[design/flow/run.sh]
#!/bin/bash
# the make line also repeats each setting of config.mk as NAME=value (left out here)
make -C /OpenROAD-flow-scripts/flow DESIGN_CONFIG=/design/flow/config.mk WORK_HOME=/design/flow/orfs CLKGATE_MAP_FILE= finish
[design/flow/config.mk]
export PLATFORM = sky130hd
export DESIGN_NAME = matmul_top
export DESIGN_NICKNAME = matmul_top
export VERILOG_FILES = /design/flow/design.v
export SDC_FILE = /design/flow/constraint.sdc
export NUM_CORES = 4
export LEC_CHECK = 0
export ABC_AREA = 0
export CAP_MARGIN = 20
export CELL_PAD_IN_SITES_DETAIL_PLACEMENT = 0
export CORE_MARGIN = 2
export CORE_UTILIZATION = 68
export CTS_CLUSTER_SIZE = 35
export GPL_ROUTABILITY_DRIVEN = 1
export MAX_ROUTING_LAYER = met4
export SETUP_SLACK_MARGIN = 1.91
export SLEW_MARGIN = 20
[design/flow/constraint.sdc]
create_clock -name core_clock -period 6.82 [get_ports {clk}]
set_input_delay 1.3640 -clock core_clock [delete_from_list [all_inputs] [get_ports {clk}]]
set_output_delay 1.3640 -clock core_clock [all_outputs]
set_load 0.01 [all_outputs]
[design/flow/design.v]
module tpumac
    #(parameter BITS_AB=8,
    parameter BITS_C=16)
    (
    input clk, rst_n, WrEn, en,
    input signed [BITS_AB-1:0] Ain,
    input signed [BITS_AB-1:0] Bin,
    input signed [BITS_C-1:0] Cin,
    output reg signed [BITS_AB-1:0] Aout,
    output reg signed [BITS_AB-1:0] Bout,
    output reg signed [BITS_C-1:0] Cout
    );
    logic signed [BITS_C-1:0] AxB, CPAB;
    always_ff @(posedge clk, negedge rst_n) begin
        if (!rst_n) begin
            Aout <= 0;
            Bout <= 0;
        end else if (en) begin
            Aout <= Ain;
            Bout <= Bin;
        end
    end
    always_ff @(posedge clk, negedge rst_n) begin
        if (!rst_n) begin
            Cout <= 0;
        end else if (WrEn) begin
            Cout <= Cin;
        end else if (en) begin
            Cout <= CPAB;
        end 
    end
    always_comb begin
        AxB = Ain * Bin;
        CPAB = AxB + Cout;
    end
endmodule
module systolic_array
#(
parameter BITS = 8,
parameter DIM = 32
)
(
input clk,rst_n,en,
input [DIM-1:0][BITS-1:0] A,
input [DIM-1:0][BITS-1:0] B,
output [DIM-1:0][DIM-1:0][BITS*2-1:0] Cout
);
logic [DIM-1:0][DIM-1:0][BITS-1:0] MACAin, MACBin, MACAout, MACBout;
logic [DIM-1:0][DIM-1:0][BITS*2-1:0] MACCout;
assign Cout = MACCout;
genvar gi, gj;
generate
    for (gi = 0 ; gi < DIM ; gi++) begin : row
        for (gj = 0 ; gj < DIM ; gj++) begin : col
            tpumac #(.BITS_AB(BITS), .BITS_C(BITS*2)) iDUT (
                .clk(clk), .rst_n(rst_n), .WrEn(1'b0), .en(en),
                .Ain(MACAin[gi][gj]), .Bin(MACBin[gi][gj]), .Cin({(BITS*2){1'b0}}),
                .Aout(MACAout[gi][gj]), .Bout(MACBout[gi][gj]), .Cout(MACCout[gi][gj])
            );
        end
    end
endgenerate
always_comb begin : ABCManager
    for (int i = 0 ; i < DIM ; i++) begin
        MACAin[i][0] = A[i];
        MACBin[0][i] = B[i];
    end
    for (int i = 0 ; i < DIM ; i++) begin
        for (int j = 1 ; j < DIM ; j++) begin
            MACAin[i][j] = MACAout[i][j-1];
        end
    end
    for (int i = 1 ; i < DIM ; i++) begin
        for (int j = 0 ; j < DIM ; j++) begin
            MACBin[i][j] = MACBout[i-1][j]; 
        end
    end
end
endmodule
module layoutA
#(
    parameter BITS = 8,  
    parameter DIM = 32  
)
(
    input [DIM-1:0][DIM-1:0][BITS-1:0] INA,
    input [$clog2(DIM):0] m, n, 
    output logic [DIM-1:0][DIM*2-2:0][BITS-1:0] OUTA
);
always_comb begin : ConnectionsA
    for (int row = 0 ; row < DIM ; row++) begin
        for (int col = 0 ; col < DIM*2-1 ; col++) begin
            if (col >= DIM*2-1-n-row && col <= DIM*2-2-row && row < m) begin
                OUTA[row][col] = INA[row][DIM*2-2-col-row];
            end else begin
                OUTA[row][col] = 0;
            end
        end
    end
end
endmodule
module layoutB
#(
    parameter BITS = 8,  
    parameter DIM = 32  
)
(
    input [DIM-1:0][DIM-1:0][BITS-1:0] INB,
    input [$clog2(DIM):0] n, p, 
    output logic [DIM*2-2:0][DIM-1:0][BITS-1:0] OUTB
);
always_comb begin : ConnectionsB
    for (int row = 0 ; row < DIM ; row++) begin
        for (int col = 0 ; col < DIM*2-1 ; col++) begin
            if (col >= DIM*2-1-n-row && col <= DIM*2-2-row && row < p) begin
                OUTB[col][row] = INB[DIM*2-2-col-row][row];
            end else begin
                OUTB[col][row] = 0;
            end
        end
    end
end
endmodule
module MATMUL 
#(
    parameter BITS = 8,  
    parameter DIM = 32  
)
(
    input clk, rst_n, en,
    input [$clog2(DIM):0] m, n, p,
    input [DIM-1:0][DIM-1:0][BITS-1:0] matrixDataA,
    input [DIM-1:0][DIM-1:0][BITS-1:0] matrixDataB,
    output logic [DIM-1:0][DIM-1:0][BITS-1:0] dataOut,
    output logic done
);
logic [$clog2(DIM*4):0] count;
logic [DIM-1:0][BITS-1:0] Ain, Bin;
logic [DIM-1:0][DIM-1:0][BITS*2-1:0] Cout;
logic [DIM-1:0][DIM*2-2:0][BITS-1:0] OUTA;
logic [DIM*2-2:0][DIM-1:0][BITS-1:0] OUTB;
layoutA #(.BITS(BITS), .DIM(DIM))
LayoutADUT (.INA(matrixDataA),.m(m),.n(n),.OUTA(OUTA));
layoutB #(.BITS(BITS), .DIM(DIM))
LayoutBDUT (.INB(matrixDataB),.n(n),.p(p),.OUTB(OUTB));
systolic_array #(.BITS(BITS), .DIM(DIM))
SysArrayDUT (.clk(clk), .rst_n(rst_n), .en(en), .A(Ain), .B(Bin), .Cout(Cout));
always @(posedge clk, negedge rst_n) begin
    if (!rst_n) begin
        count <= 0;
    end else if (done) begin
        count <= 0;
    end else if (en == 1) begin
        count <= count + 1;
    end
end
always_comb begin : DataFeeder
    for (int i = 0 ; i < DIM ; i++) begin
        if (count <= DIM*2-2) begin
            Ain[i] = OUTA[i][DIM*2-2-count];
            Bin[i] = OUTB[DIM*2-2-count][i];
        end else begin
            Ain[i] = 0;
            Bin[i] = 0;
        end
    end
    for (int i = 0 ; i < DIM ; i++) begin
        for (int j = 0 ; j < DIM ; j++) begin
            dataOut[i][j] = Cout[i][j] >> BITS;  
        end
    end
end
always_comb begin : howdone
    done = count == m+n+p-2 ? 1 : 0;
end
endmodule
module matmul_top
#(
    parameter BITS = 8,
    parameter DIM = 4
)
(
    input clk, rst_n, en,
    input [$clog2(DIM):0] m, n, p,
    input [DIM*DIM*BITS-1:0] mat_a,
    input [DIM*DIM*BITS-1:0] mat_b,
    output [DIM*DIM*BITS-1:0] mat_c,
    output done
);
MATMUL #(.BITS(BITS), .DIM(DIM)) u_matmul (
    .clk(clk), .rst_n(rst_n), .en(en),
    .m(m), .n(n), .p(p),
    .matrixDataA(mat_a), .matrixDataB(mat_b),
    .dataOut(mat_c), .done(done)
);
endmodule
==> results of run 1 <==
-- routing by layer --
layer  overflow  global-route usage (%)
met5          -                       -
met4        340                    82.4
met1         36                    78.9
met3         74                    64.2
met2        543                    95.6
-- stage by stage --
stage                     utilization [%]  hold slack (ns)  power (mW)  setup TNS [ns]  cell area [sq um]
after CTS                            84.1            0.489        51.7          -25.74              91300
after detailed placement             79.5            0.462        43.6         -141.37              86200
after global placement               79.5            0.462        41.1         -122.98              86200
after floorplan                         -            0.443        27.4          -32.76              74900
-- timing repair --
action                                  4_1_cts
pin swaps                                   219
hold buffers                                  0
resized                                     552
endpoints found under the setup margin      180
buffers inserted                             94
gates cloned                                  1
==> summary.txt, run 1 <==
yosys + openroad results -> status aborted with a tool error, Last stage global routing, Log Error [ERROR GRT-0116] Global routing finished with congestion. Check the congestion regions in the DRC Viewer., Post-synth ARST share 100%, clk sink count 453, Commonest cells post-synth inv_1 (1373), fa_1 (1141), nand2_1 (687), fraction of synthesized cell area in xor and xnor cells 3.77%, Initial Utilization 68.3%, Mux area share 4.36%, clk buf depth 3, Synth Instances 7896, Synth warnings 17, Synth Area in Compound Gates 11.1%, placed insts 10200, top cells, area fa_1 (31%), dfrtp_1 (15%), ha_1 (10%), inv_1 (7.0%), mux2_2 (3.6%), Place WS -2.37 ns, cell count in the Yosys report 7896, Die Y 334 microns, Syn Area/Cell 9.39 sq um, GP Congestion 1.18, Top FF cell, synth dfrtp_1, area leader, netlist fa_1, core area 109000 sq um, chip area in the Yosys report 74100 sq um, post-synth top area share 30.8%, EDFF count, synth 0, dpl hpwl 227000 microns, post-synth cell types 107, grt ovf 993, top-count cell post-synth inv_1, IO Pins 397, yosys simple share 13.9%, FA/HA/MAJ Cells, Area Fraction 41.2%, Synth Net Count 9920, chip width 334 microns, row count 121, Root Buffer Master clkbuf_16, synthesized area 74100 sq um, Die Size 112000 sq um, H-Tree Depth 2, Num CTS Buffers 57, Synth Seq Share 15.3%, IO buf count 396, Top logic family adder cells, total track usage 81.0%, flops & latches, synth 453
==> run 2: changes to the inputs <==
Settings changed: ABC_AREA 0 to default, CELL_PAD_IN_SITES_DETAIL_PLACEMENT 0 to default, CORE_ASPECT_RATIO from default to 0.5, CORE_UTILIZATION 68 to 72, CTS_CLUSTER_DIAMETER from default to 363, CTS_CLUSTER_SIZE 35 to 95, GPL_ROUTABILITY_DRIVEN 1 to default, MAX_ROUTING_LAYER met4 to default, PLACE_DENSITY from default to 0.37, SETUP_SLACK_MARGIN 1.91 to 1.49.
Clock period 6.82 ns to 5.17 ns, I/O delays scaled along.
==> summary.txt, run 2 <==
yosys + openroad results -> Initial Utilization 72.5% (+4.2 points), Log Error [ERROR DPL-0033] detailed placement checks failed during check placement., GP Congestion 1.16 (-2.2%), Synth Seq Share 15.3% (unchanged), yosys simple share 13.9% (unchanged), Commonest cells post-synth inv_1 (1373), fa_1 (1141), nand2_1 (687), placed insts 10300 (+0.69%), synthesized area 74100 sq um (unchanged), post-synth cell types 107 (unchanged), Synth Net Count 9920 (unchanged), top-count cell post-synth inv_1, Die Size 106000 sq um (-5.3%), EDFF count, synth 0 (unchanged), core area 102000 sq um (-5.8%), dpl cell area 87500 sq um (+1.5%), Die Y 231 microns (-31%), Mux area share 4.36% (unchanged), Post-synth ARST share 100% (unchanged), chip width 458 microns (+37%), Synth Area in Compound Gates 11.1% (unchanged), Synth Instances 7896 (unchanged), Syn Area/Cell 9.39 sq um (unchanged), status aborted with a tool error, flops & latches, synth 453 (unchanged), Top logic family adder cells, Last stage clock tree synthesis, cell count in the Yosys report 7896 (unchanged), Top FF cell, synth dfrtp_1, top cells, area fa_1 (31%), dfrtp_1 (15%), ha_1 (10%), inv_1 (7.0%), mux2_2 (3.6%), area leader, netlist fa_1, post-synth top area share 30.8% (unchanged), IO buf count 396 (unchanged), fraction of synthesized cell area in xor and xnor cells 3.77% (unchanged), FA/HA/MAJ Cells, Area Fraction 41.2% (unchanged), dpl hpwl 233000 microns (+2.5%), Synth warnings 17 (unchanged), row count 83 (-31%), chip area in the Yosys report 74100 sq um (unchanged), IO Pins 397 (unchanged)
run 2: per-stage QoR:
stage,hold WS (ns),setup TNS (ns),setup slack (ns)
floorplan,0.443,-137.03,-2.26
global placement,0.496,-238.94,-3.33
detailed placement,0.507,-263.13,-3.52
==> run 3: changes to the inputs <==
Settings changed: CORE_ASPECT_RATIO 0.5 to default, CTS_CLUSTER_DIAMETER 363 to 359, CTS_CLUSTER_SIZE 95 to 96, PLACE_DENSITY 0.37 to 0.43, SETUP_SLACK_MARGIN 1.49 to default.
Clock period 5.17 ns to 6.17 ns, I/O delays scaled along.
==> summary.txt, run 3 <==
yosys + openroad results -> yosys simple share 13.9% (unchanged), cell count in the Yosys report 7896 (unchanged), top cells, area fa_1 (31%), dfrtp_1 (15%), ha_1 (10%), inv_1 (7.0%), mux2_2 (3.6%), Synth Area in Compound Gates 11.1% (unchanged), status aborted with a tool error, Die Y 325 microns (+41%), flops & latches, synth 453 (unchanged), Synth Seq Share 15.3% (unchanged), post-synth cell types 107 (unchanged), Top logic family adder cells, clk buf depth 3, top-count cell post-synth inv_1, grt ovf 988, area leader, netlist fa_1, core area 102000 sq um (-0.39%), chip area in the Yosys report 74100 sq um (unchanged), chip width 325 microns (-29%), Synth Net Count 9920 (unchanged), row count 117 (+41%), GP Congestion 1.18 (+2.0%), FA/HA/MAJ Cells, Area Fraction 41.2% (unchanged), EDFF count, synth 0 (unchanged), Mux area share 4.36% (unchanged), dpl hpwl 218000 microns (-6.3%), placed insts 10200 (-1.1%), clk sink count 453, Synth Instances 7896 (unchanged), Synth warnings 17 (unchanged), Syn Area/Cell 9.39 sq um (unchanged), Post-synth ARST share 100% (unchanged), Root Buffer Master clkbuf_16, H-Tree Depth 1, fraction of synthesized cell area in xor and xnor cells 3.77% (unchanged), Commonest cells post-synth inv_1 (1373), fa_1 (1141), nand2_1 (687), synthesized area 74100 sq um (unchanged), Num CTS Buffers 8, Die Size 106000 sq um (-0.15%), Initial Utilization 72.7% (+0.29 points), IO buf count 396 (unchanged), Log Error [ERROR GRT-0232] Routing congestion too high. Check the congestion heatmap in the GUI., total track usage 84.1%, post-synth top area share 30.8% (unchanged), IO Pins 397 (unchanged), Top FF cell, synth dfrtp_1, Last stage global routing
==> run 3: repair_timing <==
| action | in CTS |
|---|---|
| buffers inserted | 117 |
| endpoints found under the setup margin | 87 |
| hold buffers | 0 |
| pin swaps | 233 |
| gates resized | 495 |
==> run 3: stage by stage <==
step | cell area (sq um) | setup slack, ns | power (mW) | setup TNS, ns
3_3_place_gp | 86200 | -2.77 | 44.2 | -175.26
3_5_place_dp | 86200 | -3.06 | 47.4 | -193.78
2_1_floorplan | 75100 | -1.48 | 30.5 | -68.07
4_1_cts | 89600 | -1.14 | 52.3 | -52.01
==> run 3: routing by layer <==
layer | GRT usage, % | GRT overflow
met4 | 88.3 | 352
met2 | 98.6 | 573
met1 | 82.4 | 22
met3 | 70.6 | 38
met5 | 41.3 | 3
==> run 4: changes to the inputs <==
Settings changed: ABC_AREA from default to 1, CELL_PAD_IN_SITES_DETAIL_PLACEMENT from default to 0, CORE_ASPECT_RATIO from default to 1.18, CORE_MARGIN 2 to 3, CORE_UTILIZATION 72 to 48, CTS_CLUSTER_DIAMETER 359 to default, CTS_CLUSTER_SIZE 96 to 85, GPL_ROUTABILITY_DRIVEN from default to 1, GPL_TIMING_DRIVEN from default to 1, HOLD_SLACK_MARGIN from default to 0.17, MIN_ROUTING_LAYER from default to met1, PLACE_DENSITY 0.43 to default, PLACE_DENSITY_LB_ADDON from default to 0.26, SLEW_MARGIN 20 to 25.
Clock period 6.17 ns to 8.89 ns, I/O delays scaled along.
==> summary.txt, run 4 <==
flow finished, numbers: cell count in the Yosys report 9315 (+18%), area leader, netlist fa_1, H-Tree Depth 2 (+1), Worst R2R Setup Slack 1.10 ns, CTS clk-pin slew, worst paths 0.06 ns, Seq pwr share 13.0%, first-pass GRT wire length 370000 microns, Gate power share 78.6%, Buffers & Inverters on Critical Path 9, kind of critical path in -> reg, Sw Ratio 54.5%, Mux area share 0% (-4.4 points), comb pwr 24.7 mW, Top logic family adder cells, Top FF cell, synth dfrtp_1, Max Transition Viols Final 0, Die Size 157000 sq um (+49%), Critical Path Start Type primary input, Internal 14.3 mW, fraction of synthesized cell area in xor and xnor cells 3.44% (-0.32 points), # Post-CTS Setup Buffers 0 (-100%), yosys simple share 17.4% (+3.5 points), DR vias 61100, OpenROAD warnings 70, overall power 31.4 mW, Fmax 119 MHz, routed wire length 233000 microns, Synth Instances 9315 (+18%), dpl hpwl 194000 microns (-11%), Commonest cells post-synth nand2_1 (2231), inv_1 (2038), fa_1 (1141), setup violators final 0, drt wl/cell 19.8 microns, reg2reg start u_matmul.count[0]$_DFFE_PN0P_, period utilization 94.4%, Synth Seq Share 15.5% (+0.20 points), min-delay src u_matmul.SysArrayDUT.row[1].col[2].iDUT.Cout[0]$_DFFE_PN0P_, Worst Hold Path Cells 2, crit end category register, Relative slew margins 35.5%, Die Y 430 microns (+32%), chip area in the Yosys report 73100 sq um (-1.3%), max incr delay on CP 0.55 ns, largest net degree at the start of global routing 208, largest fanout on the critical path 9, status complete, no violations, clk sink count 453 (unchanged), Net Switching 17.1 mW, Synth Net Count 11300 (+14%), worst hold endpoint u_matmul.SysArrayDUT.row[1].col[2].iDUT.Cout[0]$_DFFE_PN0P_, post-synth top area share 31.2% (+0.41 points), Initial Utilization 48.7% (-24 points), DRC violations left 0, Root Buffer Master clkbuf_16, cts repair resizes 0 (-100%), R2R Path End u_matmul.SysArrayDUT.row[3].col[0].iDUT.Cout[14]$_DFFE_PN0P_, RSZ-0062 raised after global routing no, FA/HA/MAJ Cells, Area Fraction 41.8% (+0.55 points), Num CTS Buffers 58 (+50), CP endpoint u_matmul.SysArrayDUT.row[0].col[0].iDUT.Cout[14]$_DFFE_PN0P_, CP max-delay cell fa_1, Peak VDD IR 0.335 mV, Clk pwr share 8.3%, top cells, area fa_1 (31%), dfrtp_1 (15%), nand2_1 (11%), ha_1 (11%), inv_1 (10%), clk latency of the worst-skew pair 0.71 ns, clk_skew 0.0715 ns, Syn-to-layout area delta 13.6%, GP Congestion 1.02 (-13%), Leak 45.4 nW, post-synth cell types 52 (-51%), worst-margin pin slew 0.968 ns, row count 154 (+32%), Fin Setup TNS 0 ns, Top Consumer combinational logic, initial DRC count 4355, filler instances 13900, total track usage 30.6%, flops & latches, synth 453 (unchanged), start point of the critical path n[1], vias in the first global route 64800, core area 150000 sq um (+48%), fin nets 11800, CP delay by family, top adder cells, most used cell, CP nand2_1, Clock Power 2.62 mW, Antenna Violating Nets Remaining 0, final core occ 55.3%, Synth Area in Compound Gates 8.00% (-3.1 points), Max Cap Viol 0, post-route minimum period 8.39 ns, Required @ worst endpoint 9.43 ns, IO Pins 397 (unchanged), initial antenna violation count 3, Final Hold Fails 0, Vias per Instance 5.20, Tightest Hold Check Type reg -> reg, P_seq 4.09 mW, worst hold slack 0.479 ns, PD cells 378 nW/um^2, CTS tree built, grt ovf 0, IO buf count 396 (unchanged), EDFF count, synth 0 (unchanged), Reg2Reg Depth 28, synthesized area 73100 sq um (-1.3%), Post-synth ARST share 100% (unchanged), Syn Area/Cell 7.85 sq um (-16%), top-count cell post-synth nand2_1, Synth warnings 17 (unchanged), WP data arrival 8.93 ns, chip width 365 microns (+12%), CTS Hold Bufs 0 (unchanged), critical path depth 38, 1st-pass router iterations 8, clk buf depth 3 (unchanged)
[run 4: metal layers]
| metal | wire length (microns) | vias up | global-route usage, % |
|---|---|---|---|
| met5 | 25 | - | 0 |
| met4 | 15400 | 4 | 16.1 |
| met3 | 11200 | 415 | 3.45 |
| met2 | 115000 | 1697 | 52.7 |
| met1 | 92000 | 30200 | 37.6 |
| li1 | - | 28800 | - |
[run 4: per-stage QoR]
| step | setup WS [ns] | instances | area [sq um] |
|---|---|---|---|
| floorplan | 0.524 | 9315 | 73100 |
| global placement | -0.146 | 11700 | 81000 |
| detailed placement | -0.128 | 11700 | 81000 |
| CTS | 0.623 | 11800 | 83100 |
| global route | 0.0589 | 11800 | 83100 |
| finish | 0.502 | 11800 | 83100 |
[run 4: layout make-up]
| cell class | instances | area [sq um] | area share (%) |
|---|---|---|---|
| multi-input combinational | 6298 | 51600 | 62.1 |
| sequential | 453 | 11300 | 13.6 |
| timing repair buffer | 881 | 7830 | 9.42 |
| inverter | 2068 | 7770 | 9.35 |
| tap | 1950 | 2440 | 2.94 |
| clock buffer | 69 | 1590 | 1.92 |
| clock inverter | 39 | 487 | 0.586 |
| antenna | 1 | 2.50 | 0.00301 |
==> run 5: changes to the inputs <==
Settings changed: ABC_AREA 1 to default, CAP_MARGIN 20 to 5, CELL_PAD_IN_SITES_DETAIL_PLACEMENT 0 to default, CORE_ASPECT_RATIO 1.18 to 1.22, CORE_MARGIN 3 to 2, CORE_UTILIZATION 48 to 40, CTS_CLUSTER_SIZE 85 to default, GPL_ROUTABILITY_DRIVEN 1 to default, GPL_TIMING_DRIVEN 1 to default, HOLD_SLACK_MARGIN 0.17 to default, MIN_ROUTING_LAYER met1 to default, PLACE_DENSITY from default to 0.6, PLACE_DENSITY_LB_ADDON 0.26 to default, SLEW_MARGIN 25 to 20.
Clock period 8.89 ns to 14.3 ns, I/O delays scaled along.
==> summary.txt, run 5 <==
flow finished, numbers: 1st-pass router iterations 6 (-2), IO buf count 396 (unchanged), Reg2Reg Depth 27 (-3.6%), period utilization 81.5% (-13 points), routed wire length 241000 microns (+3.4%), synthesized area 74100 sq um (+1.3%), flops & latches, synth 453 (unchanged), R2R Path End u_matmul.SysArrayDUT.row[2].col[0].iDUT.Cout[15]$_DFFE_PN0P_, FA/HA/MAJ Cells, Area Fraction 41.2% (-0.55 points), area leader, netlist fa_1, post-synth top area share 30.8% (-0.41 points), Buffers & Inverters on Critical Path 3 (-6), Clock Power 1.61 mW (-39%), CTS tree built, Relative slew margins 22.8% (-13 points), IO Pins 397 (unchanged), row count 174 (+13%), chip width 394 microns (+7.8%), grt ovf 0 (unchanged), Synth Net Count 9920 (-13%), worst-margin pin slew 1.15 ns (+0.186 ns), Final Hold Fails 0 (unchanged), Leak 39.5 nW (-13%), Synth Seq Share 15.3% (-0.20 points), start point of the critical path n[1], Mux area share 4.36% (+4.4 points), clk buf depth 3 (unchanged), Num CTS Buffers 57 (-1.7%), Synth warnings 17 (unchanged), Seq pwr share 14.2% (+1.2 points), Max Cap Viol 0 (unchanged), fin nets 9954 (-16%), PD cells 232 nW/um^2 (-39%), cell count in the Yosys report 7896 (-15%), critical path depth 23 (-39%), GP Congestion 1.02 (about the same), Die Y 479 microns (+11%), Commonest cells post-synth inv_1 (1373), fa_1 (1141), nand2_1 (687), clk sink count 453 (unchanged), post-synth cell types 107 (+110%), Max Transition Viols Final 0 (unchanged), Syn Area/Cell 9.39 sq um (+20%), Worst R2R Setup Slack 3.75 ns (+2.65 ns), post-route minimum period 11.66 ns, Syn-to-layout area delta 9.98%, EDFF count, synth 0 (unchanged), worst hold endpoint u_matmul.SysArrayDUT.row[0].col[2].iDUT.Cout[15]$_DFFE_PN0P_, Critical Path Start Type primary input, Top FF cell, synth dfrtp_1, clk_skew 0.0534 ns (-0.0181 ns), Worst Hold Path Cells 1 (-1), initial DRC count 4169 (-4.3%), DR vias 57300 (-6.2%), Antenna Violating Nets Remaining 0 (unchanged), fin cells 10400 (-11%), H-Tree Depth 2 (unchanged), final worst setup slack 2.64 ns (+2.14 ns), kind of critical path in -> reg, Clk pwr share 8.5% (+0.2 points), cts repair resizes 0 (unchanged), CTS clk-pin slew, worst paths 0.06 ns (about the same), status complete, no violations, top cells, area fa_1 (31%), dfrtp_1 (15%), ha_1 (10%), inv_1 (7.0%), mux2_2 (3.6%), OpenROAD warnings 67 (-4.3%), CP endpoint u_matmul.SysArrayDUT.row[1].col[0].iDUT.Cout[14]$_DFFE_PN0P_, drt wl/cell 23.1 microns (+16%), yosys simple share 13.9% (-3.5 points), Vias per Instance 5.49 (+5.6%), core area 184000 sq um (+23%), Required @ worst endpoint 14.89 ns (+5.46 ns), largest fanout on the critical path 19 (+10), crit end category register, total track usage 25.7% (-4.9 points), min-delay src u_matmul.SysArrayDUT.row[0].col[2].iDUT.Cout[15]$_DFFE_PN0P_, CTS Hold Bufs 0 (unchanged), worst hold slack 0.486 ns (+0.00732 ns), Top Consumer combinational logic, P_seq 2.69 mW (-34%), Top logic family adder cells, Gate power share 77.3% (-1.3 points), placed insts 10300 (-11%), CP cell instances clkdlybuf4s50_1 > ha_1 > nand2b_1 > a221oi_4 > buf_4 > nand3_1 > a2bb2oi_1 > a21oi_1 > o22ai_1 > or3_1 > fa_1 > fa_1 > inv_1 > fa_1 > fa_1 > fa_1 > ha_1 > a21o_1 > a211oi_1 > o21bai_1 > a31oi_1 > mux2i_1 > a211o_1, RSZ-0062 raised after global routing no, max incr delay on CP 0.83 ns (+0.28 ns), Fin Setup TNS 0 ns (unchanged), clk latency of the worst-skew pair 0.71 ns (about the same), Die Size 189000 sq um (+20%), top-count cell post-synth inv_1, Initial Utilization 40.2% (-8.4 points), DRC violations left 0 (unchanged), first-pass GRT wire length 372000 microns (+0.39%), comb pwr 14.6 mW (-41%), Net Switching 10.5 mW (-39%), setup violators final 0 (unchanged), Sw Ratio 55.2% (+0.64 points), # Post-CTS Setup Buffers 0 (unchanged), Place WS 1.91 ns (+2.04 ns), CP delay by family, top adder cells, dpl hpwl 194000 microns (-0.19%), WP data arrival 12.25 ns (+3.32 ns), Synth Area in Compound Gates 11.1% (+3.1 points), most used cell, CP fa_1, chip area in the Yosys report 74100 sq um (+1.3%), overall power 18.9 mW (-40%), Peak VDD IR 0.220 mV (-34%), Internal 8.49 mW (-41%), Post-synth ARST share 100% (unchanged), reg2reg start u_matmul.count[1]$_DFFE_PN0P_, largest net degree at the start of global routing 199 (-4.3%), vias in the first global route 60800 (-6.1%), initial antenna violation count 8 (+5), Root Buffer Master clkbuf_16, Tightest Hold Check Type reg -> reg, fraction of synthesized cell area in xor and xnor cells 3.77% (+0.32 points), filler instances 17800 (+28%), Fmax 85.8 MHz, Synth Instances 7896 (-15%), CP max-delay cell ha_1
## run 5: stage by stage
step	utilization [%]	area, sq um
3_5_place_dp	43.1	79400
3_3_place_gp	43.1	79400
6_report	44.3	81500
5_1_grt	44.3	81500
4_1_cts	44.2	81500
2_1_floorplan	-	74100
## run 5: cell type report
| type | count | area, sq um | area share (%) |
|---|---|---|---|
| antenna | 4 | 10.0 | 0.0123 |
| clock buffer | 73 | 1560 | 1.91 |
| clock inverter | 35 | 477 | 0.585 |
| inverter | 1378 | 5170 | 6.35 |
| multi-input combinational | 5562 | 55300 | 67.8 |
| sequential | 453 | 11300 | 13.9 |
| tap | 2464 | 3080 | 3.78 |
| timing repair buffer | 478 | 4610 | 5.66 |
## run 5: per-layer routing
layer / part of all wire [%] / track usage [%] / up-vias / wire [microns]
met5: 0.012 / 0 / - / 28
met4: 6.0 / 12.8 / 4 / 14500
met3: 6.0 / 4.10 / 491 / 14400
met2: 49 / 44.7 / 1905 / 118000
met1: 39 / 30.9 / 29400 / 94100
li1: - / - / 25600 / -
==> run 6: changes to the inputs <==
Settings changed: CAP_MARGIN 5 to 20, CORE_ASPECT_RATIO 1.22 to default, CORE_UTILIZATION 40 to 65, HOLD_SLACK_MARGIN from default to 0.29, PLACE_DENSITY 0.6 to default, SETUP_SLACK_MARGIN from default to -0.47.
Clock period 14.3 ns to 6.16 ns, I/O delays scaled along.
==> summary.txt, run 6 <==
flow finished, numbers: period utilization 129% (+48 points), CP max-delay cell fa_1, Die Y 342 microns (-29%), Worst Hold Path Cells 1 (unchanged), Synth Net Count 9920 (unchanged), PD cells 628 nW/um^2 (+170%), largest fanout on the critical path 7 (-12), worst-margin pin slew 1.10 ns (-0.0555 ns), IO buf count 396 (unchanged), Syn Area/Cell 9.39 sq um (unchanged), Fmax 126 MHz, Sw Ratio 53.1% (-2.0 points), CTS Hold Bufs 0 (unchanged), top cells, area fa_1 (31%), dfrtp_1 (15%), ha_1 (10%), inv_1 (7.0%), mux2_2 (3.6%), Gate power share 82.5% (+5.2 points), dpl cell area 86600 sq um (+9.0%), status complete, but fails checks, min-delay src u_matmul.SysArrayDUT.row[0].col[1].iDUT.Cout[0]$_DFFE_PN0P_, Synth warnings 17 (unchanged), core area 113000 sq um (-39%), drt wl/cell 28.5 microns (+24%), Top FF cell, synth dfrtp_1, synthesized area 74100 sq um (unchanged), clk buf depth 3 (unchanged), total track usage 49.2% (+23 points), largest net degree at the start of global routing 201 (+1.0%), CP endpoint u_matmul.SysArrayDUT.row[0].col[3].iDUT.Cout[15]$_DFFE_PN0P_, Final Hold Fails 0 (unchanged), Antenna Violating Nets Remaining 0 (unchanged), CTS clk-pin slew, worst paths 0.06 ns (about the same), R2R Path End u_matmul.SysArrayDUT.row[1].col[0].iDUT.Cout[13]$_DFFE_PN0P_, fin nets 11000 (+10%), chip width 342 microns (-13%), Internal 26.9 mW (+220%), Critical Path Start Type primary input, comb pwr 47.4 mW (+220%), flops & latches, synth 453 (unchanged), fraction of synthesized cell area in xor and xnor cells 3.77% (unchanged), Vias per Instance 6.60 (+20%), Tightest Hold Check Type reg -> reg, yosys simple share 13.9% (unchanged), first-pass GRT wire length 435000 microns (+17%), Blocking Checks setup timing, initial antenna violation count 21 (+13), filler instances 5922 (-67%), clk latency of the worst-skew pair 0.71 ns (about the same), WP data arrival 8.53 ns (-3.72 ns), Mux area share 4.36% (unchanged), Commonest cells post-synth inv_1 (1373), fa_1 (1141), nand2_1 (687), area leader, netlist fa_1, Worst R2R Setup Slack -1.58 ns (-5.33 ns), P_seq 6.41 mW (+140%), Fin Setup TNS -74.91 ns (-74.91 ns), Top logic family adder cells, fin area 91500 sq um (+12%), setup violators final 77 (+77), Die Size 117000 sq um (-38%), Max Transition Viols Final 0 (unchanged), dpl hpwl 213000 microns (+9.8%), Peak VDD IR 0.978 mV (+350%), reg2reg start u_matmul.count[0]$_DFFE_PN0P_, crit end category register, Synth Seq Share 15.3% (unchanged), max incr delay on CP 0.70 ns (-0.13 ns), post-route minimum period 7.95 ns, Top Consumer combinational logic, Seq pwr share 11.2% (-3.0 points), post-synth cell types 107 (unchanged), kind of critical path in -> reg, Post-synth ARST share 100% (unchanged), routed wire length 301000 microns (+25%), EDFF count, synth 0 (unchanged), Synth Instances 7896 (unchanged), Leak 45.3 nW (+15%), H-Tree Depth 2 (unchanged), Relative slew margins 26.8% (+4.0 points), Initial Utilization 65.7% (+25 points), IO Pins 397 (unchanged), top-count cell post-synth inv_1, Max Cap Viol 0 (unchanged), row count 123 (-29%), Required @ worst endpoint 6.74 ns (-8.15 ns), GP Congestion 1.06 (+3.7%), chip area in the Yosys report 74100 sq um (unchanged), RSZ-0062 raised after global routing yes, FA/HA/MAJ Cells, Area Fraction 41.2% (unchanged), Synth Area in Compound Gates 11.1% (unchanged), OpenROAD warnings 84 (+25%), Syn-to-layout area delta 23.5%, clk sink count 453 (unchanged), CTS tree built, grt ovf 0 (unchanged), Num CTS Buffers 56 (-1.8%), worst hold endpoint u_matmul.SysArrayDUT.row[0].col[1].iDUT.Cout[0]$_DFFE_PN0P_, initial DRC count 8429 (+100%), post-synth top area share 30.8% (unchanged), Net Switching 30.5 mW (+190%), Reg2Reg Depth 29 (+7.4%), critical path depth 33 (+43%), Buffers & Inverters on Critical Path 13 (+10), start point of the critical path n[1], final worst setup slack -1.79 ns (-4.43 ns), overall power 57.5 mW (+200%), clk_skew 0.0603 ns (+0.00692 ns), cell count in the Yosys report 7896 (unchanged), DR vias 69500 (+21%), 1st-pass router iterations 7 (+1), vias in the first global route 74200 (+22%), Clk pwr share 6.4% (-2.1 points), most used cell, CP buf_4, Root Buffer Master clkbuf_16, Clock Power 3.66 mW (+130%), CP delay by family, top adder cells, DRC violations left 0 (unchanged)
-- run 6: metrics by stage --
stage	util, %	cells	setup WS (ns)	hold slack (ns)
2_1_floorplan	-	7896	-1.49	0.443
3_3_place_gp	76.8	10300	-2.59	0.459
3_5_place_dp	76.8	10300	-2.75	0.472
4_1_cts	80.1	10500	-1.27	0.478
5_1_grt	81.1	10500	-1.93	0.533
6_report	81.1	10500	-1.79	0.522
-- run 6: cell type report --
class	instances	area, sq um	share of cell area [%]
Antenna cell	17	42.5	0.0465
Sequential cell	453	11300	12.4
Inverter	1378	5190	5.68
Timing Repair Buffer	1521	13300	14.5
Clock buffer	69	1500	1.64
Clock inverter	36	447	0.488
Tap cell	1500	1880	2.05
Multi-Input combinational cell	5562	57800	63.2
-- run 6: layer usage --
metal / GRT usage [%] / routed length (microns)
met5: 0 / 182
met1: 57.4 / 98300
met4: 37.3 / 32900
met3: 11.7 / 34700
met2: 79.1 / 134000
-- run 6: repair_timing --
action | CTS | global route
setup endpoints to repair | 80 | 69
gates resized | 326 | 167
pin swaps | 147 | 124
gates cloned | 2 | 0
buffers inserted | 72 | 41
==> run 7: changes to the inputs <==
Settings changed: ABC_AREA from default to 0, CELL_PAD_IN_SITES_DETAIL_PLACEMENT from default to 0, CORE_MARGIN 2 to 3, CORE_UTILIZATION 65 to 48, CTS_CLUSTER_SIZE from default to 85, GPL_ROUTABILITY_DRIVEN from default to 0, GPL_TIMING_DRIVEN from default to 0, HOLD_SLACK_MARGIN 0.29 to 0.17, MIN_ROUTING_LAYER from default to met1, PLACE_DENSITY_LB_ADDON from default to 0.26, SETUP_SLACK_MARGIN -0.47 to 2.58, SLEW_MARGIN 20 to 10.
Clock period 6.16 ns to 8.89 ns, I/O delays scaled along.
==> summary.txt, run 7 <==
yosys + openroad results -> Top FF cell, synth dfrtp_1, Mux area share 4.36% (unchanged), Die Y 399 microns (+17%), clk sink count 453 (unchanged), IO buf count 395 (-0.25%), CTS Hold Bufs 0 (unchanged), dpl cell area 82100 sq um (-5.3%), FA/HA/MAJ Cells, Area Fraction 41.2% (unchanged), Root Buffer Master clkbuf_16, chip area in the Yosys report 74100 sq um (unchanged), clk buf depth 3 (unchanged), Synth Instances 7896 (unchanged), Log Error [ERROR GRT-0232] Routing congestion too high. Check the congestion heatmap in the GUI., Top logic family adder cells, top cells, area fa_1 (31%), dfrtp_1 (15%), ha_1 (10%), inv_1 (7.0%), mux2_2 (3.6%), total track usage 36.7%, Commonest cells post-synth inv_1 (1373), fa_1 (1141), nand2_1 (687), Place WS -1.94 ns (+0.814 ns), Syn Area/Cell 9.39 sq um (unchanged), IO Pins 397 (unchanged), Initial Utilization 48.6% (-17 points), post-synth cell types 107 (unchanged), cell count in the Yosys report 7896 (unchanged), post-synth top area share 30.8% (unchanged), fraction of synthesized cell area in xor and xnor cells 3.77% (unchanged), chip width 399 microns (+17%), dpl hpwl 204000 microns (-4.2%), Synth Area in Compound Gates 11.1% (unchanged), Synth Seq Share 15.3% (unchanged), synthesized area 74100 sq um (unchanged), EDFF count, synth 0 (unchanged), area leader, netlist fa_1, Synth Net Count 9920 (unchanged), Synth warnings 17 (unchanged), Last stage global routing, placed insts 10300 (+0.11%), Num CTS Buffers 60 (+7.1%), top-count cell post-synth inv_1, H-Tree Depth 2 (unchanged), flops & latches, synth 453 (unchanged), row count 143 (+16%), grt ovf 1, Post-synth ARST share 100% (unchanged), core area 153000 sq um (+35%), Die Size 159000 sq um (+36%), status aborted with a tool error, yosys simple share 13.9% (unchanged)
==> run 7: timing repair <==
item                       in CTS
setup endpoints to repair     113
gates cloned                    2
buffers inserted              179
pin swaps                     160
gates resized                 498
==> run 7: layer usage <==
metal	global-route usage, %	GRT overflow
met1	42.6	0
met2	53.2	0
met3	17.4	1
met4	23.5	0
met5	10.4	0
==> run 8: changes to the inputs <==
Settings changed: CORE_MARGIN 3 to 2, CORE_UTILIZATION 48 to 65, CTS_CLUSTER_DIAMETER from default to 29, CTS_CLUSTER_SIZE 85 to default, GPL_ROUTABILITY_DRIVEN 0 to 1, GPL_TIMING_DRIVEN 0 to default, HOLD_SLACK_MARGIN 0.17 to default, MIN_ROUTING_LAYER met1 to default, PLACE_DENSITY_LB_ADDON 0.26 to default, SETUP_SLACK_MARGIN 2.58 to 0.94, SLEW_MARGIN 10 to 20.
Clock period 8.89 ns to 7.97 ns, I/O delays scaled along.
==> summary.txt, run 8 <==
yosys + openroad results -> clk buf depth 3 (unchanged), Synth Net Count 9920 (unchanged), fraction of synthesized cell area in xor and xnor cells 3.77% (unchanged), status aborted with a tool error, Initial Utilization 65.7% (+17 points), Synth Instances 7896 (unchanged), IO buf count 396 (+0.25%), top-count cell post-synth inv_1, synthesized area 74100 sq um (unchanged), grt ovf 150, chip area in the Yosys report 74100 sq um (unchanged), Top FF cell, synth dfrtp_1, dpl hpwl 213000 microns (+4.6%), core area 113000 sq um (-26%), Root Buffer Master clkbuf_16, IO Pins 397 (unchanged), Log Error [ERROR GRT-0116] Global routing finished with congestion. Check the congestion regions in the DRC Viewer., Die Size 117000 sq um (-27%), FA/HA/MAJ Cells, Area Fraction 41.2% (unchanged), yosys simple share 13.9% (unchanged), total track usage 75.2%, Commonest cells post-synth inv_1 (1373), fa_1 (1141), nand2_1 (687), Num CTS Buffers 132 (+120%), flops & latches, synth 453 (unchanged), post-synth top area share 30.8% (unchanged), Syn Area/Cell 9.39 sq um (unchanged), Synth Seq Share 15.3% (unchanged), Place WS -1.27 ns (+0.665 ns), top cells, area fa_1 (31%), dfrtp_1 (15%), ha_1 (10%), inv_1 (7.0%), mux2_2 (3.6%), clk sink count 453 (unchanged), Post-synth ARST share 100% (unchanged), area leader, netlist fa_1, post-synth cell types 107 (unchanged), Die Y 342 microns (-14%), Synth Area in Compound Gates 11.1% (unchanged), Mux area share 4.36% (unchanged), Synth warnings 17 (unchanged), H-Tree Depth 4 (+2), CTS Hold Bufs 0 (unchanged), EDFF count, synth 0 (unchanged), Last stage global routing, GP Congestion 1.07, cell count in the Yosys report 7896 (unchanged), Top logic family adder cells, chip width 342 microns (-14%), row count 123 (-14%)
==> run 8: routing by layer <==
metal	track usage (%)	GRT overflow
met5	32.2	0
met4	72.6	78
met3	60.5	2
met2	92.2	69
met1	75.2	1
==> run 8: what timing repair did <==
| item | CTS |
|---|---|
| resized | 367 |
| setup buffers | 113 |
| gates cloned | 1 |
| pin swaps | 219 |
| endpoints found under the setup margin | 80 |
==> run 8: through the flow <==
| step | utilization [%] | cell area, sq um | cells |
|---|---|---|---|
| after global placement | 75.4 | 85000 | 10100 |
| after detailed placement | 75.4 | 85000 | 10100 |
| after floorplan | - | 74900 | 7896 |
| after CTS | 81.7 | 92100 | 10500 |
==> run 9: changes to the inputs <==
Settings changed: ABC_AREA 0 to default, CELL_PAD_IN_SITES_DETAIL_PLACEMENT 0 to default, CORE_UTILIZATION 65 to 72, CTS_CLUSTER_DIAMETER 29 to 363, CTS_CLUSTER_SIZE from default to 95, GPL_ROUTABILITY_DRIVEN 1 to default, PLACE_DENSITY from default to 0.6, SETUP_SLACK_MARGIN 0.94 to default.
Clock period 7.97 ns to 5.67 ns, I/O delays scaled along.
==> summary.txt, run 9 <==
yosys + openroad results -> grt ovf 165, GP Congestion 1.14 (+6.7%), row count 117 (-4.9%), post-synth cell types 107 (unchanged), Synth Net Count 9920 (unchanged), H-Tree Depth 1 (-3), fraction of synthesized cell area in xor and xnor cells 3.77% (unchanged), Syn Area/Cell 9.39 sq um (unchanged), EDFF count, synth 0 (unchanged), IO Pins 397 (unchanged), FA/HA/MAJ Cells, Area Fraction 41.2% (unchanged), post-synth top area share 30.8% (unchanged), dpl cell area 86800 sq um (+2.0%), Top FF cell, synth dfrtp_1, Synth Area in Compound Gates 11.1% (unchanged), status aborted with a tool error, Root Buffer Master clkbuf_16, Post-synth ARST share 100% (unchanged), clk buf depth 3 (unchanged), Initial Utilization 72.7% (+7.0 points), cell count in the Yosys report 7896 (unchanged), Top logic family adder cells, Synth Seq Share 15.3% (unchanged), Last stage global routing, top-count cell post-synth inv_1, clk sink count 453 (unchanged), dpl hpwl 226000 microns (+6.2%), Mux area share 4.36% (unchanged), chip width 325 microns (-4.9%), Synth warnings 17 (unchanged), top cells, area fa_1 (31%), dfrtp_1 (15%), ha_1 (10%), inv_1 (7.0%), mux2_2 (3.6%), Synth Instances 7896 (unchanged), Die Y 325 microns (-4.9%), core area 102000 sq um (-9.7%), Log Error [ERROR GRT-0116] Global routing finished with congestion. Check the congestion regions in the DRC Viewer., total track usage 78.3%, Die Size 106000 sq um (-9.6%), Num CTS Buffers 8 (-94%), area leader, netlist fa_1, IO buf count 396 (unchanged), yosys simple share 13.9% (unchanged), Place WS -3.31 ns (-2.04 ns), chip area in the Yosys report 74100 sq um (unchanged), synthesized area 74100 sq um (unchanged), Commonest cells post-synth inv_1 (1373), fa_1 (1141), nand2_1 (687), flops & latches, synth 453 (unchanged)
## run 9: per-layer routing
| layer | global-route usage [%] | overflow |
|---|---|---|
| met5 | 28.2 | 1 |
| met4 | 79.4 | 81 |
| met3 | 64.4 | 3 |
| met2 | 94.4 | 78 |
| met1 | 77.5 | 2 |
## run 9: timing repair
action / in CTS
hold buffers: 0
endpoints found under the setup margin: 103
resized: 415
pin swaps: 174
buffers inserted: 91
gates cloned: 3
## run 9: metrics by stage
step | cells | TNS [ns] | hold slack [ns]
4_1_cts | 10300 | -88.65 | 0.411
3_5_place_dp | 10200 | -235.03 | 0.469
3_3_place_gp | 10200 | -210.97 | 0.459
2_1_floorplan | 7896 | -99.80 | 0.443
==> run 10: changes to the inputs <==
Settings changed: ABC_AREA from default to 0, CAP_MARGIN 20 to 15, CELL_PAD_IN_SITES_DETAIL_PLACEMENT from default to 0, CORE_UTILIZATION 72 to 65, CTS_CLUSTER_DIAMETER 363 to default, CTS_CLUSTER_SIZE 95 to 36, GPL_ROUTABILITY_DRIVEN from default to 1, HOLD_SLACK_MARGIN from default to -0.09, MAX_ROUTING_LAYER from default to met4, PLACE_DENSITY 0.6 to default, SETUP_SLACK_MARGIN from default to -0.11.
Clock period 5.67 ns to 6.82 ns, I/O delays scaled along.
==> summary.txt, run 10 <==
flow finished, numbers: Fin Setup TNS -43.32 ns, clk_skew 0.0278 ns, fin area 91900 sq um, critical path depth 28, chip width 342 microns (+5.2%), first-pass GRT wire length 427000 microns, clk sink count 453 (unchanged), dpl cell area 86200 sq um (-0.61%), Initial Utilization 65.7% (-7.0 points), Syn-to-layout area delta 24.0%, IO buf count 396 (unchanged), Max Cap Viol 0, Sw Ratio 52.9%, CP endpoint u_matmul.SysArrayDUT.row[2].col[0].iDUT.Cout[14]$_DFFE_PN0P_, routed wire length 300000 microns, Gate power share 82.9%, GP Congestion 1.12 (-2.1%), Vias per Instance 6.59, Worst R2R Setup Slack -1.20 ns, Reg2Reg Depth 26, chip area in the Yosys report 74100 sq um (unchanged), Critical Path Start Type primary input, IO Pins 397 (unchanged), filler instances 5881, Top FF cell, synth dfrtp_1, clk buf depth 3 (unchanged), dpl hpwl 214000 microns (-5.2%), yosys simple share 13.9% (unchanged), Commonest cells post-synth inv_1 (1373), fa_1 (1141), nand2_1 (687), Max Transition Viols Final 0, CP max-delay cell fa_2, top-count cell post-synth inv_1, R2R Path End u_matmul.SysArrayDUT.row[2].col[0].iDUT.Cout[14]$_DFFE_PN0P_, core area 113000 sq um (+11%), Die Size 117000 sq um (+11%), Root Buffer Master clkbuf_16, fraction of synthesized cell area in xor and xnor cells 3.77% (unchanged), EDFF count, synth 0 (unchanged), Required @ worst endpoint 7.40 ns, CTS clk-pin slew, worst paths 0.07 ns, vias in the first global route 73100, Synth Seq Share 15.3% (unchanged), Tightest Hold Check Type reg -> reg, cell count in the Yosys report 7896 (unchanged), post-synth top area share 30.8% (unchanged), period utilization 122%, Blocking Checks setup timing, Mux area share 4.36% (unchanged), Syn Area/Cell 9.39 sq um (unchanged), OpenROAD warnings 75, Top Consumer combinational logic, post-route minimum period 8.30 ns, Peak VDD IR 0.627 mV, worst hold endpoint u_matmul.SysArrayDUT.row[0].col[2].iDUT.Cout[15]$_DFFE_PN0P_, CP delay by family, top adder cells, drt wl/cell 28.4 microns, Clock Power 3.31 mW, setup violators final 64, H-Tree Depth 2 (+1), Worst Hold Path Cells 1, Synth Net Count 9920 (unchanged), Top logic family adder cells, Internal 25.2 mW, max incr delay on CP 0.58 ns, RSZ-0062 raised after global routing yes, row count 123 (+5.1%), Num CTS Buffers 55 (+47), crit end category register, Seq pwr share 10.9%, grt ovf 0, Synth Instances 7896 (unchanged), initial antenna violation count 27, 1st-pass router iterations 9, initial DRC count 8509, FA/HA/MAJ Cells, Area Fraction 41.2% (unchanged), DR vias 69500, top cells, area fa_1 (31%), dfrtp_1 (15%), ha_1 (10%), inv_1 (7.0%), mux2_2 (3.6%), total track usage 49.8%, Antenna Violating Nets Remaining 0, DRC violations left 0, P_seq 5.83 mW, Clk pwr share 6.2%, kind of critical path in -> reg, min-delay src u_matmul.SysArrayDUT.row[0].col[2].iDUT.Cout[15]$_DFFE_PN0P_, final worst setup slack -1.48 ns, status complete, but fails checks, Buffers & Inverters on Critical Path 8, Relative slew margins 23.3%, CTS tree built, post-synth cell types 107 (unchanged), start point of the critical path n[0], flops & latches, synth 453 (unchanged), Die Y 342 microns (+5.2%), reg2reg start u_matmul.count[0]$_DFFE_PN0P_, WP data arrival 8.89 ns, Synth Area in Compound Gates 11.1% (unchanged), area leader, netlist fa_1, clk latency of the worst-skew pair 0.71 ns, Post-synth ARST share 100% (unchanged), synthesized area 74100 sq um (unchanged), PD cells 582 nW/um^2, Fmax 120 MHz, largest fanout on the critical path 6, Net Switching 28.3 mW, worst-margin pin slew 1.15 ns, largest net degree at the start of global routing 215, overall power 53.5 mW, Final Hold Fails 0, comb pwr 44.3 mW, Leak 45.4 nW, Synth warnings 17 (unchanged), fin nets 11000
-- run 10: metal layers --
metal / up-vias / track usage (%) / share of wire [%]
met2: 5673 / 78.9 / 46
met4: 0 / 35.2 / 11
met3: 2245 / 10.6 / 11
met1: 33900 / 56.4 / 33
met5: - / - / 0
li1: 27700 / - / -
-- run 10: repair_timing --
item	4_1_cts	5_1_grt
setup buffers	75	67
gates resized	301	272
cloned	3	0
hold buffers	0	0
setup endpoints to repair	78	62
pin swaps	176	198
-- run 10: layout make-up --
| class | instances | area [sq um] | share of cell area (%) |
|---|---|---|---|
| repair buffers | 1522 | 13500 | 14.7 |
| multi-input cells | 5562 | 58000 | 63.1 |
| diodes | 26 | 65.1 | 0.0708 |
| flip-flops and latches | 453 | 11300 | 12.3 |
| clock inverters | 35 | 413 | 0.449 |
| well taps | 1500 | 1880 | 2.04 |
| inverters | 1378 | 5190 | 5.65 |
| clock buffers | 67 | 1520 | 1.66 |
-- run 10: metrics by stage --
| stage | hold slack, ns | worst slack (ns) | util [%] | cells |
|---|---|---|---|---|
| after detailed placement | 0.464 | -2.48 | 76.4 | 10300 |
| after global placement | 0.455 | -2.30 | 76.4 | 10300 |
| after CTS | 0.474 | -0.650 | 79.9 | 10500 |
| after floorplan | 0.443 | -0.997 | - | 7896 |
| final | 0.507 | -1.48 | 81.4 | 10500 |
| after global routing | 0.505 | -1.48 | 81.4 | 10500 |
==> run 11: changes to the inputs <==
Settings changed: CAP_MARGIN 15 to 20, CORE_UTILIZATION 65 to 58, CTS_CLUSTER_SIZE 36 to default, HOLD_SLACK_MARGIN -0.09 to default, MAX_ROUTING_LAYER met4 to default, SETUP_SLACK_MARGIN -0.11 to 0.94.
Clock period 6.82 ns to 5.63 ns, I/O delays scaled along.
==> summary.txt, run 11 <==
flow finished, numbers: routed wire length 256000 microns (-15%), top-count cell post-synth inv_1, initial antenna violation count 15 (-44%), Peak VDD IR 0.866 mV (+38%), Tightest Hold Check Type in -> async, Syn-to-layout area delta 29.2%, RSZ-0062 raised after global routing yes, start point of the critical path n[1], R2R Path End u_matmul.SysArrayDUT.row[1].col[0].iDUT.Cout[15]$_DFFE_PN0P_, Seq pwr share 10.3% (-0.6 points), largest fanout on the critical path 5 (-1), Buffers & Inverters on Critical Path 10 (+2), clk latency of the worst-skew pair 0.71 ns (about the same), crit end category register, Final Hold Fails 0 (unchanged), Syn Area/Cell 9.39 sq um (unchanged), CP max-delay cell fa_1, worst-margin pin slew 1.12 ns (-0.0263 ns), setup violators final 84 (+31%), total track usage 39.2% (-11 points), vias in the first global route 67800 (-7.2%), core area 127000 sq um (+13%), H-Tree Depth 2 (unchanged), post-route minimum period 7.46 ns, Fmax 134 MHz, grt ovf 0 (unchanged), PD cells 667 nW/um^2 (+15%), clk_skew 0.0757 ns (+0.0479 ns), Sw Ratio 49.8% (-3.0 points), Internal 32.0 mW (+27%), flops & latches, synth 453 (unchanged), Max Transition Viols Final 0 (unchanged), clk buf depth 3 (unchanged), fraction of synthesized cell area in xor and xnor cells 3.77% (unchanged), post-synth cell types 107 (unchanged), row count 131 (+6.5%), chip width 361 microns (+5.8%), overall power 63.9 mW (+19%), P_seq 6.57 mW (+13%), DR vias 63800 (-8.1%), CTS clk-pin slew, worst paths 0.06 ns (about the same), Antenna Violating Nets Remaining 0 (unchanged), Leak 46.6 nW (+2.5%), Die Size 131000 sq um (+12%), Synth Area in Compound Gates 11.1% (unchanged), Root Buffer Master clkbuf_16, Synth warnings 17 (unchanged), Vias per Instance 5.87 (-11%), WP data arrival 8.02 ns (-0.87 ns), IO Pins 397 (unchanged), max incr delay on CP 0.54 ns (-0.04 ns), Critical Path Start Type primary input, Relative slew margins 25.1% (+1.8 points), clk sink count 453 (unchanged), Top Consumer combinational logic, Clk pwr share 6.6% (+0.4 points), Required @ worst endpoint 6.19 ns (-1.21 ns), Top logic family adder cells, reg2reg start u_matmul.count[0]$_DFFE_PN0P_, kind of critical path in -> reg, Worst R2R Setup Slack -1.80 ns (-0.60 ns), top cells, area fa_1 (31%), dfrtp_1 (15%), ha_1 (10%), inv_1 (7.0%), mux2_2 (3.6%), synthesized area 74100 sq um (unchanged), period utilization 132% (+11 points), Reg2Reg Depth 31 (+19%), CTS tree built, OpenROAD warnings 75 (unchanged), Synth Instances 7896 (unchanged), Max Cap Viol 0 (unchanged), Commonest cells post-synth inv_1 (1373), fa_1 (1141), nand2_1 (687), GP Congestion 1.09 (-2.6%), Mux area share 4.36% (unchanged), final core occ 75.3% (-6.1 points), Fin Setup TNS -102.95 ns (-59.63 ns), post-synth top area share 30.8% (unchanged), first-pass GRT wire length 393000 microns (-7.9%), critical path depth 30 (+7.1%), CP delay by family, top adder cells, drt wl/cell 23.5 microns (-17%), final worst setup slack -1.83 ns (-0.342 ns), Clock Power 4.20 mW (+27%), DRC violations left 0 (unchanged), fin nets 11200 (+1.8%), chip area in the Yosys report 74100 sq um (unchanged), CP endpoint u_matmul.SysArrayDUT.row[2].col[0].iDUT.Cout[14]$_DFFE_PN0P_, filler instances 8718 (+48%), Gate power share 83.1% (+0.2 points), dpl hpwl 204000 microns (-4.9%), largest net degree at the start of global routing 188 (-13%), Post-synth ARST share 100% (unchanged), Synth Seq Share 15.3% (unchanged), Net Switching 31.8 mW (+13%), Top FF cell, synth dfrtp_1, Num CTS Buffers 58 (+5.5%), IO buf count 396 (unchanged), comb pwr 53.1 mW (+20%), worst hold slack 0.436 ns (-0.0707 ns), EDFF count, synth 0 (unchanged), Initial Utilization 58.3% (-7.4 points), Blocking Checks setup timing, status complete, but fails checks, FA/HA/MAJ Cells, Area Fraction 41.2% (unchanged), 1st-pass router iterations 7 (-2), area leader, netlist fa_1, Die Y 361 microns (+5.8%), yosys simple share 13.9% (unchanged), initial DRC count 5138 (-40%), cell count in the Yosys report 7896 (unchanged), Synth Net Count 9920 (unchanged)
[run 11: repair_timing]
item	CTS	global route
endpoints found under the hold margin	0	0
cloned	2	0
endpoints found under the setup margin	163	164
pin swaps	338	256
gates resized	624	436
setup buffers	121	99
hold buffers	0	0
[run 11: layout make-up]
class / count / area [sq um] / area share, %
multi-input cells: 5562 / 59800 / 62.4
repair buffers: 1714 / 15100 / 15.8
flip-flops and latches: 453 / 11400 / 11.9
inverters: 1378 / 5240 / 5.47
well taps: 1662 / 2080 / 2.17
clock buffers: 69 / 1550 / 1.62
clock inverters: 39 / 558 / 0.583
diodes: 4 / 10.0 / 0.0105
[run 11: per-layer routing]
metal | vias to the layer above | GRT usage (%) | part of all wire (%)
met2 | 2706 | 63.0 | 46
met4 | 10 | 19.3 | 6.0
met5 | - | 0 | 0.036
met3 | 707 | 7.13 | 7.7
li1 | 28100 | - | -
met1 | 32300 | 51.3 | 40
[run 11: stage by stage]
stage | instance area (sq um) | cells | setup slack, ns
after floorplan | 75400 | 7896 | -1.91
after global placement | 87400 | 10500 | -3.44
after detailed placement | 87400 | 10500 | -3.24
after CTS | 93100 | 10800 | -1.73
after global routing | 95800 | 10900 | -2.02
final | 95800 | 10900 | -1.83
==> run 12: changes to the inputs <==
Settings changed: ABC_AREA 0 to 1, CAP_MARGIN 20 to 15, CELL_PAD_IN_SITES_DETAIL_PLACEMENT 0 to default, CELL_PAD_IN_SITES_GLOBAL_PLACEMENT from default to 2, CORE_MARGIN 2 to 6, CORE_UTILIZATION 58 to 46, CTS_CLUSTER_DIAMETER from default to 236, GPL_ROUTABILITY_DRIVEN 1 to default, GPL_TIMING_DRIVEN from default to 1, MAX_ROUTING_LAYER from default to met4, PLACE_DENSITY from default to 0.78, SETUP_SLACK_MARGIN 0.94 to -0.72.
Clock period 5.63 ns to 7.24 ns, I/O delays scaled along.
==> summary.txt, run 12 <==
flow finished, numbers: Die Size 169000 sq um (+29%), P_seq 4.89 mW (-26%), Gate power share 79.0% (-4.1 points), post-synth top area share 31.2% (+0.41 points), dpl hpwl 201000 microns (-1.6%), area leader, netlist fa_1, Num CTS Buffers 66 (+14%), fraction of synthesized cell area in xor and xnor cells 3.44% (-0.32 points), FA/HA/MAJ Cells, Area Fraction 41.8% (+0.55 points), Place WS -1.43 ns (+1.81 ns), comb pwr 32.1 mW (-40%), Critical Path Start Type primary input, Synth Seq Share 15.5% (+0.20 points), Commonest cells post-synth nand2_1 (2231), inv_1 (2038), fa_1 (1141), placed insts 12000 (+14%), worst hold endpoint u_matmul.SysArrayDUT.row[3].col[0].iDUT.Cout[0]$_DFFE_PN0P_, synthesized area 73100 sq um (-1.3%), Initial Utilization 46.6% (-12 points), Sw Ratio 52.7% (+2.9 points), start point of the critical path p[2], Seq pwr share 12.0% (+1.7 points), DRC violations left 0 (unchanged), CP endpoint u_matmul.SysArrayDUT.row[0].col[2].iDUT.Cout[12]$_DFFE_PN0P_, IO buf count 396 (unchanged), Net Switching 21.4 mW (-33%), Relative slew margins 40.4% (+15 points), core area 157000 sq um (+23%), cell count in the Yosys report 9315 (+18%), Final Hold Fails 0 (unchanged), worst-margin pin slew 0.895 ns (-0.229 ns), CTS tree built, CTS clk-pin slew, worst paths 0.06 ns (about the same), clk sink count 453 (unchanged), Worst Hold Path Cells 2, Syn-to-layout area delta 18.0%, crit end category register, first-pass GRT wire length 380000 microns (-3.5%), grt ovf 0 (unchanged), Clock Power 3.65 mW (-13%), overall power 40.6 mW (-36%), fin nets 12100 (+8.1%), total track usage 29.6% (-9.6 points), Required @ worst endpoint 7.75 ns (+1.56 ns), Tightest Hold Check Type reg -> reg, Clk pwr share 9.0% (+2.4 points), Worst R2R Setup Slack 0 ns (+1.80 ns), setup violators final 35 (-58%), Max Transition Viols Final 0 (unchanged), Post-synth ARST share 100% (unchanged), WP data arrival 8.06 ns (+0.04 ns), fin area 86300 sq um (-9.9%), DR vias 61600 (-3.5%), Root Buffer Master clkbuf_16, max incr delay on CP 0.55 ns (about the same), Synth Area in Compound Gates 8.00% (-3.1 points), min-delay src u_matmul.SysArrayDUT.row[3].col[0].iDUT.Cout[0]$_DFFE_PN0P_, 1st-pass router iterations 6 (-1), flops & latches, synth 453 (unchanged), status complete, but fails checks, post-route minimum period 7.55 ns, initial DRC count 4186 (-19%), Synth Instances 9315 (+18%), Leak 47.2 nW (+1.3%), Vias per Instance 5.06 (-14%), initial antenna violation count 8 (-7), Synth warnings 17 (unchanged), worst hold slack 0.474 ns (+0.0380 ns), clk_skew 0.0366 ns (-0.0391 ns), IO Pins 397 (unchanged), H-Tree Depth 3 (+1), Top Consumer combinational logic, Fin Setup TNS -3.50 ns (+99.45 ns), Reg2Reg Depth 27 (-13%), EDFF count, synth 0 (unchanged), R2R Path End u_matmul.SysArrayDUT.row[0].col[1].iDUT.Cout[12]$_DFFE_PN0P_, final core occ 55.0% (-20 points), drt wl/cell 19.7 microns (-17%), Top logic family adder cells, vias in the first global route 65500 (-3.5%), OpenROAD warnings 78 (+4.0%), chip area in the Yosys report 73100 sq um (-1.3%), Mux area share 0% (-4.4 points), final worst setup slack -0.308 ns (+1.52 ns), CTS Hold Bufs 0 (unchanged), Fmax 132 MHz, CP delay by family, top adder cells, largest net degree at the start of global routing 165 (-12%), reg2reg start u_matmul.count[1]$_DFFE_PN0P_, Die Y 411 microns (+14%), Antenna Violating Nets Remaining 0 (unchanged), Synth Net Count 11300 (+14%), fin cells 12200 (+12%), Top FF cell, synth dfrtp_1, critical path depth 33 (+10%), Buffers & Inverters on Critical Path 9 (-1), chip width 411 microns (+14%), top cells, area fa_1 (31%), dfrtp_1 (15%), nand2_1 (11%), ha_1 (11%), inv_1 (10%), largest fanout on the critical path 8 (+3), PD cells 471 nW/um^2 (-29%), period utilization 104% (-28 points), clk latency of the worst-skew pair 0.66 ns (-0.05 ns), CP max-delay cell fa_1, kind of critical path in -> reg, dpl cell area 83400 sq um (-4.6%), routed wire length 239000 microns (-6.5%), Max Cap Viol 0 (unchanged), Peak VDD IR 0.454 mV (-48%), top-count cell post-synth nand2_1, Blocking Checks setup timing, GP Congestion 0.980 (-10%), row count 145 (+11%), clk buf depth 3 (unchanged), post-synth cell types 52 (-51%), Internal 19.2 mW (-40%), Syn Area/Cell 7.85 sq um (-16%), yosys simple share 17.4% (+3.5 points)
==> run 12: area by class of cell <==
class                           instances  area [sq um]
Multi-Input combinational cell       6299         51900
Fill cell                           15100         70700
Inverter                             2068          7780
Clock inverter                         33           522
Sequential cell                       453         11300
Antenna cell                            2          5.00
Tap cell                             2058          2570
Timing Repair Buffer                 1184         10300
Clock buffer                           86          1890
==> run 12: timing repair <==
action,4_1_cts,5_1_grt
setup endpoints to repair,1,37
cloned,0,1
resized,1,102
pin swaps,0,43
buffers inserted,0,18
==> run 12: per-layer routing <==
metal / up-vias / part of all wire [%] / global-route usage, % / routed length (microns)
met5: - / 0 / - / 0
met4: 0 / 3.7 / 8.88 / 8870
met3: 312 / 4.4 / 3.01 / 10500
met2: 1404 / 49 / 50.3 / 118000
met1: 30500 / 43 / 37.8 / 103000
li1: 29500 / - / - / -
==> run 13: changes to the inputs <==
Settings changed: ABC_AREA 1 to default, CAP_MARGIN 15 to 20, CELL_PAD_IN_SITES_GLOBAL_PLACEMENT 2 to default, CORE_MARGIN 6 to 2, CORE_UTILIZATION 46 to 68, CTS_CLUSTER_DIAMETER 236 to 200, CTS_CLUSTER_SIZE from default to 36, GPL_TIMING_DRIVEN 1 to default, MAX_ROUTING_LAYER met4 to default, PLACE_DENSITY 0.78 to default, SETUP_SLACK_MARGIN -0.72 to 1.64.
Clock period 7.24 ns to 8.36 ns, I/O delays scaled along.
==> summary.txt, run 13 <==
yosys + openroad results -> status aborted with a tool error, total track usage 89.3%, Mux area share 4.36% (+4.4 points), synthesized area 74100 sq um (+1.3%), post-synth top area share 30.8% (-0.41 points), fraction of synthesized cell area in xor and xnor cells 3.77% (+0.32 points), IO Pins 397 (unchanged), clk buf depth 3 (unchanged), Die Y 334 microns (-19%), Num CTS Buffers 16 (-76%), GP Congestion 1.14 (+16%), Synth Net Count 9920 (-13%), grt ovf 1981, IO buf count 396 (unchanged), yosys simple share 13.9% (-3.5 points), clk sink count 453 (unchanged), placed insts 9973 (-17%), Log Error [ERROR GRT-0232] Routing congestion too high. Check the congestion heatmap in the GUI., Initial Utilization 68.3% (+22 points), chip width 334 microns (-19%), Root Buffer Master clkbuf_16, Top logic family adder cells, flops & latches, synth 453 (unchanged), Die Size 112000 sq um (-34%), FA/HA/MAJ Cells, Area Fraction 41.2% (-0.55 points), top-count cell post-synth inv_1, Syn Area/Cell 9.39 sq um (+20%), H-Tree Depth 1 (-2), Last stage global routing, Synth Seq Share 15.3% (-0.20 points), CTS Hold Bufs 0 (unchanged), Synth warnings 17 (unchanged), Synth Instances 7896 (-15%), Place WS -0.949 ns (+0.479 ns), cell count in the Yosys report 7896 (-15%), dpl hpwl 230000 microns (+15%), Commonest cells post-synth inv_1 (1373), fa_1 (1141), nand2_1 (687), core area 109000 sq um (-31%), row count 121 (-17%), EDFF count, synth 0 (unchanged), Post-synth ARST share 100% (unchanged), post-synth cell types 107 (+110%), top cells, area fa_1 (31%), dfrtp_1 (15%), ha_1 (10%), inv_1 (7.0%), mux2_2 (3.6%), Top FF cell, synth dfrtp_1, chip area in the Yosys report 74100 sq um (+1.3%), Synth Area in Compound Gates 11.1% (+3.1 points), area leader, netlist fa_1
[run 13: through the flow]
stage / instance area (sq um) / power [mW] / utilization (%)
detailed placement: 84600 / 34.3 / 77.9
global placement: 84600 / 32.0 / 77.9
floorplan: 75200 / 22.6 / -
CTS: 87300 / 37.3 / 80.5
[run 13: per-layer routing]
layer | overflow | GRT usage (%)
met3 | 100 | 78.2
met4 | 666 | 92.7
met2 | 1130 | 102
met5 | 13 | 53.8
met1 | 72 | 87.3
[run 13: timing repair]
item	CTS
pin swaps	203
endpoints found under the setup margin	90
gates resized	322
cloned	2
setup buffers	121
No activity file was given, so power comes from the tool's default toggle rates.
